==> flow/design.v (excerpt) <==
module division(input clk, input rst, input start, input [31:0] dividendo, divisor,
                output [31:0] cociente, residuo, output done);
clock: 2.47 ns
lec_check: 0
abc_area: 0
cap_margin: 30
core_margin: 2
core_utilization: 72
cts_cluster_diameter: 233
cts_cluster_size: 59
setup_slack_margin: 0.3
slew_margin: 20
run.sh (not shown) runs the stock make flow with config.mk's settings and CLKGATE_MAP_FILE=.
The baseline finished but failed the layout checks on negative setup slack.
==> next run, changes <==
Settings changed: CORE_MARGIN 2 to 4, CORE_UTILIZATION 72 to 70, CTS_CLUSTER_SIZE 59 to 98, SETUP_SLACK_MARGIN 0.3 to not set.
Clock period 2.47 ns to 4.9 ns, I/O delays scaled along.
- This time the run passed the timing, design-rule and antenna checks
- wire length drops by 48%
- sequential power came out lower by 50%
- via count came out lower by 25%
- register-to-register slack gets better by 2200 ps
- power decreases by 49%
- flip-flop count stays the same

---

division again, from the RTL that the note above started with.
make LEC_CHECK=0 ABC_AREA=0 CAP_MARGIN=30 CORE_MARGIN=2 CORE_UTILIZATION=70 CTS_CLUSTER_DIAMETER=233 CTS_CLUSTER_SIZE=44 SETUP_SLACK_MARGIN=0.73 SLEW_MARGIN=20 finish   # period 2.47 ns
The baseline never finished: it broke off in clock tree synthesis.
Next try:
- CORE_UTILIZATION: 70 -> 72
- CTS_CLUSTER_SIZE: 44 -> 74
- PLACE_DENSITY: unset -> 0.38
- SETUP_SLACK_MARGIN: 0.73 -> unset
Outcome:
- Now the flow finished with negative setup slack left
- synthesized area is unchanged
- die area came out lower by 2.7%
- synthesized cell count stays the same
Next try:
- ABC_AREA: 0 -> unset
- CAP_MARGIN: 30 -> 20
- CTS_CLUSTER_DIAMETER: 233 -> unset
- CTS_CLUSTER_SIZE: 74 -> unset
- PLACE_DENSITY: 0.38 -> 0.6
- clock period: 2.47 -> 4.04 ns (I/O delays scaled with it)
Outcome: The changed run ran to the end with no violations. Global-route usage decreases by 1.8 points. Synthesized area does not change. Wire length is lower by 22%. Total power falls by 39%.

---

division again, from the RTL that the note above started with.
Design division, start of the top module:
module division(input clk, input rst, input start, input [31:0] dividendo, divisor,
                output [31:0] cociente, residuo, output done);
==> flow/config.mk <==
export PLATFORM = sky130hd
export DESIGN_NAME = division
export DESIGN_NICKNAME = division
export VERILOG_FILES = /design/flow/design.v
export SDC_FILE = /design/flow/constraint.sdc
export NUM_CORES = 4
export LEC_CHECK = 0
export ABC_AREA = 0
export CAP_MARGIN = 0
export CELL_PAD_IN_SITES_DETAIL_PLACEMENT = 2
export CELL_PAD_IN_SITES_GLOBAL_PLACEMENT = 3
export CORE_MARGIN = 9
export CORE_UTILIZATION = 41
export CTS_CLUSTER_DIAMETER = 233
export CTS_CLUSTER_SIZE = 98
export GPL_TIMING_DRIVEN = 1
export HOLD_SLACK_MARGIN = 0.18
export MAX_ROUTING_LAYER = met4
export PLACE_DENSITY_LB_ADDON = 0.05
export SETUP_SLACK_MARGIN = 0.86
export SLEW_MARGIN = 35
==> flow/constraint.sdc <==
create_clock -name core_clock -period 3.96 [get_ports {clk}]
set_input_delay 0.7920 -clock core_clock [delete_from_list [all_inputs] [get_ports {clk}]]
set_output_delay 0.7920 -clock core_clock [all_outputs]
set_load 0.01 [all_outputs]
==> next run, changes <==
==> flow/config.mk (replaced) <==
export PLATFORM = sky130hd
export DESIGN_NAME = division
export DESIGN_NICKNAME = division
export VERILOG_FILES = /design/flow/design.v
export SDC_FILE = /design/flow/constraint.sdc
export NUM_CORES = 4
export LEC_CHECK = 0
export ABC_AREA = 0
export CAP_MARGIN = 30
export CORE_MARGIN = 2
export CORE_UTILIZATION = 63
export CTS_CLUSTER_DIAMETER = 233
export SLEW_MARGIN = 20
==> flow/constraint.sdc (replaced) <==
create_clock -name core_clock -period 2.47 [get_ports {clk}]
set_input_delay 0.4940 -clock core_clock [delete_from_list [all_inputs] [get_ports {clk}]]
set_output_delay 0.4940 -clock core_clock [all_outputs]
set_load 0.01 [all_outputs]
Count of clock-buffer cells in the layout goes up by 4.
Setup slack loses 1000 ps.
Design area goes down by 0.59%.
Total power goes up by 39%.
Routed wire length goes down by about 30%.
Clock skew goes down by 5.6 ps.
Sequential cell count does not change.
==> next run, changes <==
--- a/flow/config.mk
+++ b/flow/config.mk
@@ -11 +11 @@
-export CORE_UTILIZATION = 63
+export CORE_UTILIZATION = 70
@@ -12,0 +13 @@
+export GPL_ROUTABILITY_DRIVEN = 0
==> flow/constraint.sdc (replaced) <==
create_clock -name core_clock -period 2.46 [get_ports {clk}]
set_input_delay 0.4920 -clock core_clock [delete_from_list [all_inputs] [get_ports {clk}]]
set_output_delay 0.4920 -clock core_clock [all_outputs]
set_load 0.01 [all_outputs]
Result: The changed run reached the layout checks and failed them: negative setup slack; worst setup slack loses 150 ps; core utilization rises by 11 points; clock skew rises by 3.8 ps; first-iteration DRC count rises by 130%; design area rises by 2.5%; global-route usage rises by 7.9 points.

---

## wip/harbor
Starting RTL as in the previous note.
==> flow/design.v (excerpt) <==
module division(input clk, input rst, input start, input [31:0] dividendo, divisor,
                output [31:0] cociente, residuo, output done);
clock: 10.0 ns
lec_check: 0
cap_margin: 20
core_margin: 2
core_utilization: 68
cts_cluster_diameter: 399
cts_cluster_size: 98
place_density: 0.6
slew_margin: 20
The inputs of wip/sierra differ from those of wip/harbor as listed below.
Settings: CTS_CLUSTER_DIAMETER: 399 -> unset; SETUP_SLACK_MARGIN: unset -> -0.19; PLACE_DENSITY: 0.6 -> unset; CORE_UTILIZATION: 68 -> 66; CTS_CLUSTER_SIZE: 98 -> unset; the clock period (ns, I/O delays scaled along): 10.0 -> 2.46.
[summary]
wip/sierra finished all stages; layout check result: FAIL, due to negative setup slack. Going from wip/harbor to wip/sierra, number of iterations in the first detailed-routing pass decreased by 1 relative to the old numbers; post-route cell area increased by about 6% relative to the old numbers; cell count increased by 6.6% relative to the old numbers; total wire length increased by 1200 um relative to the old numbers. Relative to wip/harbor, number of DRC markers after the initial detailed-route iteration increased by 7 in wip/sierra. Compared with wip/harbor, in wip/sierra clock network contribution to total cell area shows a reduction of 0.29 points; worst slew margin relative to its limit saw an increase. For wip/harbor, the first element of the critical path was rst, unlike wip/sierra, where it was shift_register[16].
## Diff of input files: wip/raven against wip/sierra
Settings: CORE_UTILIZATION changed from 66 to 68; SETUP_SLACK_MARGIN changed from -0.19 to 0.61; PLACE_DENSITY newly set to 0.6; ABC_AREA newly set to 1.
==> results <==
From the logs: wip/raven reached the end of the flow and failed the layout checks with negative setup slack.
Against wip/sierra, wip/raven comes in 3.4 points lower on worst slew margin relative to its limit.
Compared wip/raven vs wip/sierra, and post-synthesis chip area from yosys is up in wip/raven.
In the tables for wip/raven and wip/sierra, chip height reads higher with wip/raven.
Taking wip/sierra over wip/raven, the met2 wirelength from detailed routing ratio works out to 0.56.
Compared to wip/sierra, wip/raven shows a narrower setup margin.
Between wip/sierra and wip/raven, number of cells on the critical path decreased.
Compared with wip/sierra, final cell count in wip/raven increased by more than a quarter.
Between wip/raven and wip/sierra, it is wip/raven whose area fraction in mux cells is lower, by 5.0 points.

---

== run A ==
The RTL this note starts from:
==> flow/design.v <==
module division(input clk, input rst, input start, input [31:0] dividendo, divisor,
                output [31:0] cociente, residuo, output done);
reg [31:0] shift_register;
reg [31:0] pre_divisor;
reg [31:0] cont;
reg idle;                       
reg done_r;                     
reg [15:0] resta, pre_cocido, res, cocido;
always @ (posedge clk) begin
  done_r <= 1'b0;
  if (rst) begin
    idle = 1'b1;
  end else if (idle) begin
    if (start) begin
      cont = 32'b0;
      shift_register = {8'b0, dividendo[15:0]};
      pre_cocido = 16'b0;
      pre_divisor = divisor;
      shift_register = shift_register << 1;
      cont = cont + 1'b1;
      idle = 1'b0;
    end
  end else begin
    if (cont < 5'd17) begin
      if (shift_register[31:16] < pre_divisor[15:0]) begin
        pre_cocido = pre_cocido << 1;
      end else begin
        resta = shift_register[31:16] - pre_divisor[15:0];
        pre_cocido = pre_cocido << 1;
        pre_cocido[0] = 1'b1;
        shift_register[31:16] = resta;
      end
      shift_register = shift_register << 1;
      cont = cont + 1'b1;
    end else begin
      cocido = pre_cocido;
      res = shift_register[31:16]>>1;
      idle = 1'b1;
      done_r <= 1'b1;
    end
  end
end
assign cociente = {16'b0, cocido};
assign residuo = {16'b0, res};
assign done = done_r;
endmodule
clock: 4.42 ns
lec_check: 0
cap_margin: 20
core_margin: 2
core_utilization: 70
place_density: 0.6
slew_margin: 20
Relative to run A, the following input files were edited for run B:
Settings: CORE_UTILIZATION changed from 70 to 66; the clock period (ns, I/O delays scaled along) changed from 4.42 to 3.73.
--- outcome ---
- The run showing the greater global-route usage over all layers is run A.
- Diff run B and run A: setup slack lower in run B
- Comparing run B and run A, height of the die is higher on run B.
- The largest fanout on the critical path in run B was lower than what run A gave.
- Per the comparison of run B with run A, portion of the clock cycle consumed by the worst path in the final layout went down by 2.7 points, combinational cell fraction of total power rose by 0.3 points, hold slack flat, clock group share of total power lost 2.0 points.
Setup changes, run B to run C
Settings: a deleted PLACE_DENSITY that had been 0.6; a change of CORE_UTILIZATION from 66 to 72; an added CTS_CLUSTER_SIZE of 40; an added SETUP_SLACK_MARGIN of 0.71; a change of the clock period (ns, I/O delays scaled along) from 3.73 to 2.46.
### Flow results
Run C: DPL-0038 in clock tree synthesis (4_1_cts) -> run aborted
The count of buffers inserted at the top-level ports of run B and that of run C are within noise of each other.
On simple-gate portion of the synthesized area, run B tracks run C almost exactly.
From run C to run B, area fraction in compound gates did not move at all.
Re total cell area reported by yosys after synthesis: no difference whatsoever between run C and run B.
Summary: with run B as the reference, die outline area in run C moved down by a little under 10%.
Run B → run C: area fraction in mux cells flat; async set-reset flop share out of synthesis flat.
From run B to run C the numbers moved as follows: vertical die dimension moved down, routability congestion estimate from global placement saw an increase.
For run D, these inputs were changed with respect to run C:
Settings: SETUP_SLACK_MARGIN: 0.71 -> -0.22; ABC_AREA: unset -> 1; CTS_CLUSTER_SIZE: 40 -> 10; CTS_CLUSTER_DIAMETER: unset -> 193; PLACE_DENSITY: unset -> 0.6.
--- outcome ---
- Run D finished every stage and its layout cleared the timing, design-rule and antenna checks.
- Diff run D and run C: area fraction in and, or, nand and nor cells after synthesis lower in run C
- Taking run C as the reference, in run D total cells reported by yosys after synthesis picked up an extra 285, cell area after placement increased by 11% relative to the old numbers, combined area of all synthesized cells higher, number of placed instances with taps included now sits higher.
- Placer congestion estimate in run D vs run C: up 3.0%

---

## P
Starts from the design.v that is shown in full above.
clock: 2.94 ns
lec_check: 0
abc_area: 1
cap_margin: 20
core_margin: 2
core_utilization: 40
gpl_timing_driven: 0
slew_margin: 20
Input changes introduced in Q (baseline for comparison: P):
- GPL_TIMING_DRIVEN no longer set, was 0
- PLACE_DENSITY now 0.6, previously not set
- CTS_CLUSTER_SIZE now 21, previously not set
- ABC_AREA no longer set, was 1
- CORE_UTILIZATION now 58, was 40
- the clock period (ns, I/O delays scaled along) now 5.13, was 2.94
[summary]
Looking at fill cell instance count of the final layout, Q sits below P.
For global-route wire length before repair, dividing the value from Q by the value from P gives 0.75.
Re portion of the layout cell area used by non-clock buffers: Q is 2.7 points down on P.
Of the two values seen for cell type of the slowest stage on the worst timing path, sky130_fd_sc_hd__o22a_1 was produced by Q and sky130_fd_sc_hd__nor4_2 by P.
Wire length for Q is lower than for P.
Where worst-case hold slack is concerned, P is outperformed by Q.
Measured against Q, the pin count of the biggest net entering global routing of P comes out at 0.57 times the reference value.
Q against P; combinational power is down by more than half.
P has a higher design area than Q.
Between P and Q, chip area estimate from yosys synthesis is lower for Q, P comes in above that.
Setup changes, Q to R
- CORE_UTILIZATION now 40, was 58
- CTS_CLUSTER_SIZE no longer set, was 21
- the clock period (ns, I/O delays scaled along) now 10.0, was 5.13
==> comparison <==
- On clock network fraction of design power: R sits above Q.
- In the final reports, the cell area of R is larger than that of Q.
- Core footprint in R is about 47% higher than in Q
- R vs Q: area enclosed by the die boundary up by more than a quarter
- From Q to R the numbers moved as follows: utilization after layout went down by 22 points, required time of the critical path went up by 4650 ps, global-route wire length before repair went down by about 1%, number of filler cells placed in the layout went up by about 90%.
What S does differently from R at the input level:
- setting TNS_END_PERCENT to 65 for the first time
- setting CTS_CLUSTER_SIZE to 98 for the first time
- changing CORE_UTILIZATION from 40 to 68
- setting SETUP_SLACK_MARGIN to -0.91 for the first time
- setting CORE_ASPECT_RATIO to 1.88 for the first time
- setting CTS_CLUSTER_DIAMETER to 399 for the first time
Notes after the runs:
Across S and R, the outcome is the same: a clean finish for every run. Delta (S minus R): final-layout fill cell count fell 852, floorplan-stage core utilization rose 28 points, fmax fell 5.5%. Side by side, global-route met3 utilization turned out higher in S than in R. Going from R to S, the placed instance area was found to have gone down by 1.1%. S against R: post-place setup slack lower, combinational fraction of design power higher, number of non-clock buffers roughly the same, final design utilization higher, total power roughly the same.

---

Starts from the design.v that is shown in full above.
export LEC_CHECK = 0
export ABC_AREA = 1
export CAP_MARGIN = 20
export CORE_MARGIN = 2
export CORE_UTILIZATION = 72
export CTS_CLUSTER_DIAMETER = 237
export CTS_CLUSTER_SIZE = 10
export PLACE_DENSITY = 0.6
export SETUP_SLACK_MARGIN = 0.33
export SLEW_MARGIN = 20
create_clock -name core_clock -period 2.55 [get_ports {clk}]
Change:
Settings changed: ABC_AREA 1 to not set, CORE_UTILIZATION 72 to 40, CTS_CLUSTER_DIAMETER 237 to not set, CTS_CLUSTER_SIZE 10 to not set, SETUP_SLACK_MARGIN 0.33 to not set.
Clock period 2.55 ns to 4.42 ns, I/O delays scaled along.
Total power fell by 50%.
Clock skew fell by 0.0038 ns.
Global-route usage fell by 21 points.
Change:
Settings changed: ABC_AREA set to 1, CTS_CLUSTER_DIAMETER set to 95, GPL_TIMING_DRIVEN set to 0, PLACE_DENSITY 0.6 to not set, SETUP_SLACK_MARGIN set to 0.04.
Clock period 4.42 ns to 2.94 ns, I/O delays scaled along.
Setup slack degrades by 0.86 ns.
Via count grows by 38%.
Non-clock buffer count increases by 42.
Power came out higher by 69%.
Wire length came out higher by 29%.
Design area is higher by 18%.
Sequential power came out higher by 50%.
Cell count came out higher by 49%.
Maximum frequency climbs by 25%.
Utilization increases by 1.9 points.
Die size is higher by 13%.

---

RTL: the design.v shown in full above, as it stands there.
clock: 2.61 ns
lec_check: 0
abc_area: 1
cap_margin: 20
core_margin: 2
core_utilization: 70
cts_cluster_size: 74
place_density: 0.61
setup_slack_margin: 0.35
slew_margin: 20
Rerun with:
--- a/flow/config.mk
+++ b/flow/config.mk
@@ -11,5 +11,5 @@
 export CORE_UTILIZATION = 70
 export CTS_CLUSTER_SIZE = 74
-export PLACE_DENSITY = 0.61
-export SETUP_SLACK_MARGIN = 0.35
+export PLACE_DENSITY = 0.38
+export SETUP_SLACK_MARGIN = 0.63
 export SLEW_MARGIN = 20
The new run ran to the end with violations: negative setup slack.
Routed wire length grows by 79%.
Design area grows by 8.3%.
Non-clock buffer count grows by 34.
Clock-buffer cell count grows by 4.
Die size is unchanged.
Sequential power barely changes.
Setup slack is worse by 0.48 ns.
Global-route usage grows by 7.6 points.
Combinational power grows by 44%.
Utilization grows by 7.3 points.
Rerun with:
--- a/flow/config.mk
+++ b/flow/config.mk
@@ -9,7 +9,5 @@
 export CAP_MARGIN = 20
 export CORE_MARGIN = 2
-export CORE_UTILIZATION = 70
-export CTS_CLUSTER_SIZE = 74
-export PLACE_DENSITY = 0.38
-export SETUP_SLACK_MARGIN = 0.63
+export CORE_UTILIZATION = 72
+export PLACE_DENSITY = 0.6
 export SLEW_MARGIN = 20
==> flow/constraint.sdc (replaced) <==
create_clock -name core_clock -period 2.55 [get_ports {clk}]
set_input_delay 0.5100 -clock core_clock [delete_from_list [all_inputs] [get_ports {clk}]]
set_output_delay 0.5100 -clock core_clock [all_outputs]
set_load 0.01 [all_outputs]
What happened:
- Now the flow completed with no timing, DRC or antenna violations
- final cell count came out lower by 3.9%
- worst hold slack degrades by 0.030 ns
- utilization went down by 6.8 points
Rerun with:
--- a/flow/config.mk
+++ b/flow/config.mk
@@ -10,4 +10,7 @@
 export CORE_MARGIN = 2
 export CORE_UTILIZATION = 72
+export CTS_CLUSTER_DIAMETER = 373
+export CTS_CLUSTER_SIZE = 100
 export PLACE_DENSITY = 0.6
 export SLEW_MARGIN = 20
+export TNS_END_PERCENT = 5
==> flow/constraint.sdc (replaced) <==
create_clock -name core_clock -period 4.78 [get_ports {clk}]
set_input_delay 0.9560 -clock core_clock [delete_from_list [all_inputs] [get_ports {clk}]]
set_output_delay 0.9560 -clock core_clock [all_outputs]
set_load 0.01 [all_outputs]
Die size is unchanged; global-route usage stays flat; maximum frequency shrinks by about 16%; clock power goes down by 52%; synthesized area does not change; final area is lower by 1.4%.
Power is estimated from default activity; no workload was simulated.
